==> xenon <==
## CPU
module CPU(
    input logic clk,
    input logic rst,
    output logic [31:0] im_addr,
    input  logic [31:0] im_rdata,     
    output logic [31:0] dm_addr,
    output logic [31:0] dm_wdata,    
    output logic [3:0]  dm_web,       
    input  logic [31:0] dm_rdata      
);
logic [31:0] IF_PC;
logic [31:0] IF_pc4;
logic [31:0] IF_PC_next;
logic [31:0] IF_instr;
logic [31:0] ID_PC;
logic [31:0] ID_pc4;
logic [31:0] ID_instr;
logic IF_ID_stall;
logic IF_ID_flush;
logic [6:0] ID_opcode;
logic [4:0] ID_rd;
logic [2:0] ID_funct3;
logic [4:0] ID_rs1;
logic [4:0] ID_rs2;
logic [6:0] ID_funct7;
logic [31:0] ID_rs1_data;
logic [31:0] ID_rs2_data;
logic [31:0] ID_imm;
logic [1:0] ID_ALUOp;
logic [1:0] ID_ALUSrcA;
logic ID_ALUSrcB;
logic ID_Branch;
logic ID_Jal;
logic ID_Jalr;
logic ID_MemWrite;
logic ID_MemRead;
logic ID_RegWrite;
logic [1:0] ID_ResultSrc;
logic [3:0] ID_ALUControl;
logic [31:0] ID_pc_imm;
logic [31:0] ID_jalr_target;
logic ID_eq;
logic ID_lt;
logic ID_ltu;
logic ID_take_branch;
logic [1:0] ID_PCSel;
logic [1:0] ID_ForwardA;
logic [1:0] ID_ForwardB;
logic [31:0] ID_forward_rs1;
logic [31:0] ID_forward_rs2;
logic ID_Branch_Stall;
logic ID_EX_flush;
logic [31:0] EX_PC;
logic [31:0] EX_pc4;
logic [31:0] EX_rs1_data;
logic [31:0] EX_rs2_data;
logic [31:0] EX_imm;
logic [4:0] EX_rs1;
logic [4:0] EX_rs2;
logic [4:0] EX_rd;
logic [2:0] EX_funct3;
logic [3:0] EX_ALUControl;
logic [1:0] EX_ALUSrcA;
logic EX_ALUSrcB;
logic EX_MemWrite;
logic EX_MemRead;
logic EX_RegWrite;
logic [1:0] EX_ResultSrc;
logic [31:0] EX_alu_in1;
logic [31:0] EX_alu_in2;
logic [31:0] EX_alu_result;
logic [1:0] ForwardA;
logic [1:0] ForwardB;
logic [31:0] EX_forward_rs1;
logic [31:0] EX_forward_rs2;
logic [31:0] MEM_pc4;
logic [31:0] MEM_alu_result;
logic [31:0] MEM_rs2_data;
logic [4:0] MEM_rd;
logic [2:0] MEM_funct3;
logic MEM_MemWrite;
logic MEM_MemRead;
logic MEM_RegWrite;
logic [1:0] MEM_ResultSrc;
logic [31:0] MEM_load_data;
logic [31:0] MEM_fwd_data;
logic [31:0] WB_pc4;
logic [31:0] WB_alu_result;
logic [31:0] WB_load_data;
  ...
Settings: LEC_CHECK=0, CAP_MARGIN=35, CELL_PAD_IN_SITES_GLOBAL_PLACEMENT=0, CORE_MARGIN=9, CORE_UTILIZATION=48, CTS_CLUSTER_SIZE=22, MAX_ROUTING_LAYER=met4, PLACE_DENSITY=0.87, SETUP_SLACK_MARGIN=0.26, SLEW_MARGIN=20, TNS_END_PERCENT=65; clock period 5.01 ns.
run.sh (not shown) runs the stock make flow with config.mk's settings and CLKGATE_MAP_FILE=.
==> ember (differences from xenon) <==
==> flow/config.mk (replaced) <==
export PLATFORM = sky130hd
export DESIGN_NAME = CPU
export DESIGN_NICKNAME = CPU
export VERILOG_FILES = /design/flow/design.v
export SDC_FILE = /design/flow/constraint.sdc
export NUM_CORES = 4
export LEC_CHECK = 0
export CAP_MARGIN = 10
export CORE_MARGIN = 2
export CORE_UTILIZATION = 72
export CTS_CLUSTER_DIAMETER = 350
export CTS_CLUSTER_SIZE = 35
export PLACE_DENSITY = 0.6
export SETUP_SLACK_MARGIN = 0.57
export SLEW_MARGIN = 20
==> flow/constraint.sdc (replaced) <==
create_clock -name core_clock -period 6.97 [get_ports {clk}]
set_input_delay 1.3940 -clock core_clock [delete_from_list [all_inputs] [get_ports {clk}]]
set_output_delay 1.3940 -clock core_clock [all_outputs]
set_load 0.01 [all_outputs]
==> tundra (differences from xenon) <==
==> flow/config.mk (replaced) <==
export PLATFORM = sky130hd
export DESIGN_NAME = CPU
export DESIGN_NICKNAME = CPU
export VERILOG_FILES = /design/flow/design.v
export SDC_FILE = /design/flow/constraint.sdc
export NUM_CORES = 4
export LEC_CHECK = 0
export CAP_MARGIN = 20
export CORE_MARGIN = 2
export CORE_UTILIZATION = 60
export CTS_CLUSTER_DIAMETER = 361
export PLACE_DENSITY = 0.6
export SETUP_SLACK_MARGIN = 1.32
export SLEW_MARGIN = 20
export TNS_END_PERCENT = 5
==> flow/constraint.sdc (replaced) <==
create_clock -name core_clock -period 5.88 [get_ports {clk}]
set_input_delay 1.1760 -clock core_clock [delete_from_list [all_inputs] [get_ports {clk}]]
set_output_delay 1.1760 -clock core_clock [all_outputs]
set_load 0.01 [all_outputs]
==> juniper (differences from xenon) <==
==> flow/config.mk (replaced) <==
export PLATFORM = sky130hd
export DESIGN_NAME = CPU
export DESIGN_NICKNAME = CPU
export VERILOG_FILES = /design/flow/design.v
export SDC_FILE = /design/flow/constraint.sdc
export NUM_CORES = 4
export LEC_CHECK = 0
export CAP_MARGIN = 20
export CORE_MARGIN = 2
export CORE_UTILIZATION = 35
export PLACE_DENSITY = 0.6
export SLEW_MARGIN = 20
==> flow/constraint.sdc (replaced) <==
create_clock -name core_clock -period 12.5 [get_ports {clk}]
set_input_delay 2.5000 -clock core_clock [delete_from_list [all_inputs] [get_ports {clk}]]
set_output_delay 2.5000 -clock core_clock [all_outputs]
set_load 0.01 [all_outputs]
==> summary of the runs <==
Between tundra and juniper, the lower die area is in tundra (gap about 40%, measured against juniper). The lowest cell count belongs to tundra, the highest to xenon. Area after synthesis is the same in ember and juniper. Against tundra, the design area of juniper is smaller by 8.6%. In tundra the utilization is higher than in juniper, by 35 points. ember ended with an error in global routing with GRT-0116. xenon reached the layout checks and failed them: setup timing. juniper produced a clean layout. tundra finished with setup timing left. In tundra the critical path depth is higher than in xenon, by 2.

========
==> inputs of v26 <==
Starting RTL as in the previous note.
## CPU
module CPU(
    input logic clk,
    input logic rst,
    output logic [31:0] im_addr,
    input  logic [31:0] im_rdata,     
    output logic [31:0] dm_addr,
    output logic [31:0] dm_wdata,    
    output logic [3:0]  dm_web,       
    input  logic [31:0] dm_rdata      
);
==> flow/config.mk <==
export PLATFORM = sky130hd
export DESIGN_NAME = CPU
export DESIGN_NICKNAME = CPU
export VERILOG_FILES = /design/flow/design.v
export SDC_FILE = /design/flow/constraint.sdc
export NUM_CORES = 4
export LEC_CHECK = 0
export ABC_AREA = 0
export CAP_MARGIN = 20
export CORE_MARGIN = 2
export CORE_UTILIZATION = 72
export CTS_CLUSTER_DIAMETER = 357
export CTS_CLUSTER_SIZE = 100
export PLACE_DENSITY = 0.6
export SLEW_MARGIN = 20
export TNS_END_PERCENT = 10
==> flow/constraint.sdc <==
create_clock -name core_clock -period 5.68 [get_ports {clk}]
set_input_delay 1.1360 -clock core_clock [delete_from_list [all_inputs] [get_ports {clk}]]
set_output_delay 1.1360 -clock core_clock [all_outputs]
set_load 0.01 [all_outputs]
==> v9: changes against v26 <==
==> flow/config.mk (replaced) <==
export PLATFORM = sky130hd
export DESIGN_NAME = CPU
export DESIGN_NICKNAME = CPU
export VERILOG_FILES = /design/flow/design.v
export SDC_FILE = /design/flow/constraint.sdc
export NUM_CORES = 4
export LEC_CHECK = 0
export CAP_MARGIN = 20
export CORE_ASPECT_RATIO = 1.01
export CORE_MARGIN = 2
export CORE_UTILIZATION = 40
export GPL_TIMING_DRIVEN = 0
export SLEW_MARGIN = 20
export TNS_END_PERCENT = 80
==> flow/constraint.sdc (replaced) <==
create_clock -name core_clock -period 8.5 [get_ports {clk}]
set_input_delay 1.7000 -clock core_clock [delete_from_list [all_inputs] [get_ports {clk}]]
set_output_delay 1.7000 -clock core_clock [all_outputs]
set_load 0.01 [all_outputs]
==> qor.csv <==
stage;metric;value;unit
place;cell count after placement;8431;
run_status;outcome;did not finish;
place;GP Congestion;1.09;
die;core outline area;115000;sq um
die;starting utilization of the core area;72.8;%
die;vertical die dimension;344;um
die;die boundary width;344;um
die;Die Outline Area;118000;sq um
run_status;Run Error;[ERROR GRT-0116] Global routing finished with congestion. Check the congestion regions in the DRC Viewer.;
run_status;Fail Step;5_1_grt;
global_routing;GR Util met2;101;%
place;post-place instance area;93100;sq um
place;worst setup timing slack at the placement stage;-1.38;ns
place;dpl hpwl;282;mm
global_routing;GRT met1 Usage;82.5;%
global_routing;met3 track utilization from global routing;65.2;%
-- figures above: v26

==> qor.csv <==
stage;metric;value;unit
die;vertical die dimension;463;um
run_status;outcome;failed layout checks;
place;GP Congestion;1.04;
route;total via count after detailed routing;64900;
run_status;layout check faults;setup timing;
global_routing;met3 track utilization from global routing;11.0;%
die;starting utilization of the core area;40.2;%
final_timing;least setup slack across all paths after layout;-0.0598;ns
place;dpl hpwl;285;mm
place;worst setup timing slack at the placement stage;-3.05;ns
die;die boundary width;458;um
final_timing;Final setup violation count;8;
die;core outline area;207000;sq um
place;post-place instance area;92200;sq um
global_routing;GRT met1 Usage;45.5;%
layout;non-clock inverter count in the final layout;139;
-- figures above: v9


========
==> inputs of 08-28 <==
Starting RTL as in the previous note.
Settings: LEC_CHECK=0, CAP_MARGIN=10, CORE_MARGIN=2, CORE_UTILIZATION=60, CTS_CLUSTER_SIZE=59, HOLD_SLACK_MARGIN=0.3, SETUP_SLACK_MARGIN=-0.41, SLEW_MARGIN=20; clock period 4.43 ns.
==> 08-25: changes against 08-28 <==
Settings changed: CAP_MARGIN 10 to 20, CORE_UTILIZATION 60 to 62, CTS_CLUSTER_SIZE 59 to not set, HOLD_SLACK_MARGIN 0.3 to not set, PLACE_DENSITY set to 0.6, SETUP_SLACK_MARGIN -0.41 to not set.
==> flow/constraint.sdc (replaced) <==
create_clock -name core_clock -period 7.98 [get_ports {clk}]
set_input_delay 1.5960 -clock core_clock [delete_from_list [all_inputs] [get_ports {clk}]]
set_output_delay 1.5960 -clock core_clock [all_outputs]
set_load 0.01 [all_outputs]
==> 03-17: changes against 08-28 <==
Settings changed: CAP_MARGIN 10 to 20, CORE_UTILIZATION 60 to 58, CTS_CLUSTER_SIZE 59 to 100, HOLD_SLACK_MARGIN 0.3 to not set, PLACE_DENSITY set to 0.6, SETUP_SLACK_MARGIN -0.41 to not set.
==> flow/constraint.sdc (replaced) <==
create_clock -name core_clock -period 5.39 [get_ports {clk}]
set_input_delay 1.0780 -clock core_clock [delete_from_list [all_inputs] [get_ports {clk}]]
set_output_delay 1.0780 -clock core_clock [all_outputs]
set_load 0.01 [all_outputs]
==> results <==
metric                                                                      08-25                     08-28                     03-17
Worst reg-to-reg setup slack                                              0.30 ns                  -2.09 ns                  -0.67 ns
Share of the core filled by cells before placement                          62.4%                     60.5%                     58.2%
Sequential power                                                          10.9 mW                   19.4 mW                   16.1 mW
Number of cells in the design after placement                                8078                      9280                      8994
Arrival time reported for the critical path endpoint                      8.37 ns                   7.26 ns                   6.78 ns
Fraction of power consumed by combinational cells                           26.1%                     32.1%                     32.0%
Crit-path max FO                                                               63                        19                         7
Outcome                                                   complete, no violations  finished with violations  finished with violations
Violated checks                                                                 -              setup timing              setup timing
Met3 wire len                                                            44600 um                  56700 um                  52800 um
Area used by multi-input combinational logic                           37500 um^2                38500 um^2                41000 um^2
Core Area                                                             133000 um^2               138000 um^2               143000 um^2
Worst supply voltage drop on vdd                                         0.262 mV                  0.530 mV                  0.462 mV
Standard-cell row count                                                       134                       136                       139
Number of antenna cells inserted                                                3                        22                         9
Length of the first detailed-routing pass in iterations                         8                         9                         8
Critical path startpoint                                 u_IF_ID_Reg.ID_instr[15]  u_IF_ID_Reg.ID_instr[17]  u_IF_ID_Reg.ID_instr[20]
Final cell area excluding filler cells                                 93700 um^2               106000 um^2               107000 um^2
Maximum clock frequency                                                 0.130 GHz                 0.153 GHz                 0.165 GHz
Post-cts resize count                                                           0                       163                       304
RSZ-0062 raised after global routing                                        false                      true                      true
Number of vias per cell after detailed routing                               7.62                      7.58                      7.38

========
==> run a <==
CPU again, from the RTL that the note above started with.
Design CPU, start of the top module:
module CPU(
    input logic clk,
    input logic rst,
    output logic [31:0] im_addr,
    input  logic [31:0] im_rdata,     
    output logic [31:0] dm_addr,
    output logic [31:0] dm_wdata,    
    output logic [3:0]  dm_web,       
    input  logic [31:0] dm_rdata      
);
make LEC_CHECK=0 CAP_MARGIN=20 CORE_MARGIN=2 CORE_UTILIZATION=72 CTS_CLUSTER_DIAMETER=97 CTS_CLUSTER_SIZE=60 SLEW_MARGIN=20 finish   # period 4.21 ns
==> inputs of run b, as changes to run a <==
Settings changed: CORE_UTILIZATION 72 to 60, CTS_CLUSTER_DIAMETER 97 to default, CTS_CLUSTER_SIZE 60 to 59, SETUP_SLACK_MARGIN from default to -0.41.
==> flow/constraint.sdc (replaced) <==
create_clock -name core_clock -period 4.43 [get_ports {clk}]
set_input_delay 0.8860 -clock core_clock [delete_from_list [all_inputs] [get_ports {clk}]]
set_output_delay 0.8860 -clock core_clock [all_outputs]
set_load 0.01 [all_outputs]
==> inputs of run c, as changes to run a <==
Settings changed: CORE_UTILIZATION 72 to 40, CTS_CLUSTER_DIAMETER 97 to default, CTS_CLUSTER_SIZE 60 to default, PLACE_DENSITY from default to 0.6.
==> flow/constraint.sdc (replaced) <==
create_clock -name core_clock -period 7.98 [get_ports {clk}]
set_input_delay 1.5960 -clock core_clock [delete_from_list [all_inputs] [get_ports {clk}]]
set_output_delay 1.5960 -clock core_clock [all_outputs]
set_load 0.01 [all_outputs]
==> inputs of run d, as changes to run a <==
Settings changed: CORE_UTILIZATION 72 to 40, CTS_CLUSTER_DIAMETER 97 to default, CTS_CLUSTER_SIZE 60 to default, SETUP_SLACK_MARGIN from default to 1.59, TNS_END_PERCENT from default to 80.
==> flow/constraint.sdc (replaced) <==
create_clock -name core_clock -period 8.5 [get_ports {clk}]
set_input_delay 1.7000 -clock core_clock [delete_from_list [all_inputs] [get_ports {clk}]]
set_output_delay 1.7000 -clock core_clock [all_outputs]
set_load 0.01 [all_outputs]
==> results <==
| metric | run a | run c | run b | run d |
|---|---|---|---|---|
| Run status | aborted with a tool error | no timing/DRC/antenna violations | complete, but fails checks | no timing/DRC/antenna violations |
| Last stage reached | global routing | - | - | - |
| Violated checks | - | - | negative setup slack | - |
| Clk network pwr share | - | 30.8% | 29.2% | 31.2% |
| Instance count on the critical path | - | 20 | 21 | 19 |
| Post-Layout Inst Area | - | 95070 um^2 | 105600 um^2 | 95450 um^2 |
| Total number of vias | - | 60.66k | 73.19k | 61.04k |
| Layout area overhead | - | 14.11% | 26.77% | 14.56% |
| Arr. time, crit path | - | 8.40 ns | 7.26 ns | 7.47 ns |
| Final cell count without fillers | - | 9421 | 9656 | 9424 |
| Post-Place Setup Slack | -2.389 ns | 0.5507 ns | -1.979 ns | 0.7957 ns |
| Final setup violation count | - | 0 | 344 | 0 |
| Leading power group | - | sequential cells | sequential cells | sequential cells |
| Cell at the slowest stage of the critical path | - | sky130_fd_sc_hd__o32ai_1 | sky130_fd_sc_hd__o211ai_1 | sky130_fd_sc_hd__nor2b_4 |
| Total wirelength of the detailed-routed design | - | 319.3 mm | 376.4 mm | 320.1 mm |

========
==> inputs of run K <==
CPU again, from the RTL that the note above started with.
clock: 5.88 ns
lec_check: 0
cap_margin: 0
core_margin: 2
core_utilization: 66
cts_cluster_diameter: 361
hold_slack_margin: -0.08
place_density: 0.6
setup_slack_margin: 1.32
slew_margin: 20
tns_end_percent: 5
==> run P (differences from run K) <==
Settings changed: CAP_MARGIN 0 to 20, CORE_UTILIZATION 66 to 58, CTS_CLUSTER_DIAMETER 361 to not set, HOLD_SLACK_MARGIN -0.08 to not set, PLACE_DENSITY 0.6 to not set, SETUP_SLACK_MARGIN 1.32 to not set, TNS_END_PERCENT 5 to not set.
==> flow/constraint.sdc (replaced) <==
create_clock -name core_clock -period 4.43 [get_ports {clk}]
set_input_delay 0.8860 -clock core_clock [delete_from_list [all_inputs] [get_ports {clk}]]
set_output_delay 0.8860 -clock core_clock [all_outputs]
set_load 0.01 [all_outputs]
==> results <==
Run P completed and failed the layout checks on setup timing. Run K never finished: it broke off in global routing (5_1_grt) with GRT-0116. Of run K and run P, run P has the higher die area (gap 12%, measured against run P). In area after synthesis, run P and run K do not differ. Synthesized cell count is the same in run P and run K.
==> figures <==
item	run K	run P
Result of the run	aborted with a tool error	finished with violations
Failing step	global routing (5_1_grt)	-
Layout check failures	-	setup timing
Post-placement setup slack	-1.02 ns	-1.89 ns
Core utilization at floorplan	0.664	0.582
Final HPWL from detailed placement	257000 um	235000 um
Cell Rows	130	139
Post-detailed-placement cell area	93500 um^2	99200 um^2
Number of resized instances in the post-cts repair step	416	201
Die X	359 um	383 um
DIE HEIGHT	359 um	383 um
Number of buffers added by the clock tree synthesis step	156	162
Core box area	125000 um^2	143000 um^2
Number of setup buffers added after CTS	153	68
Number of placed instances with taps included	8630	9421
Combined area of all synthesized cells	83300 um^2	83300 um^2
Die Size	129000 um^2	147000 um^2
Final Wtd Congestion	1.06	1.08
Power is estimated from default activity; no workload was simulated.
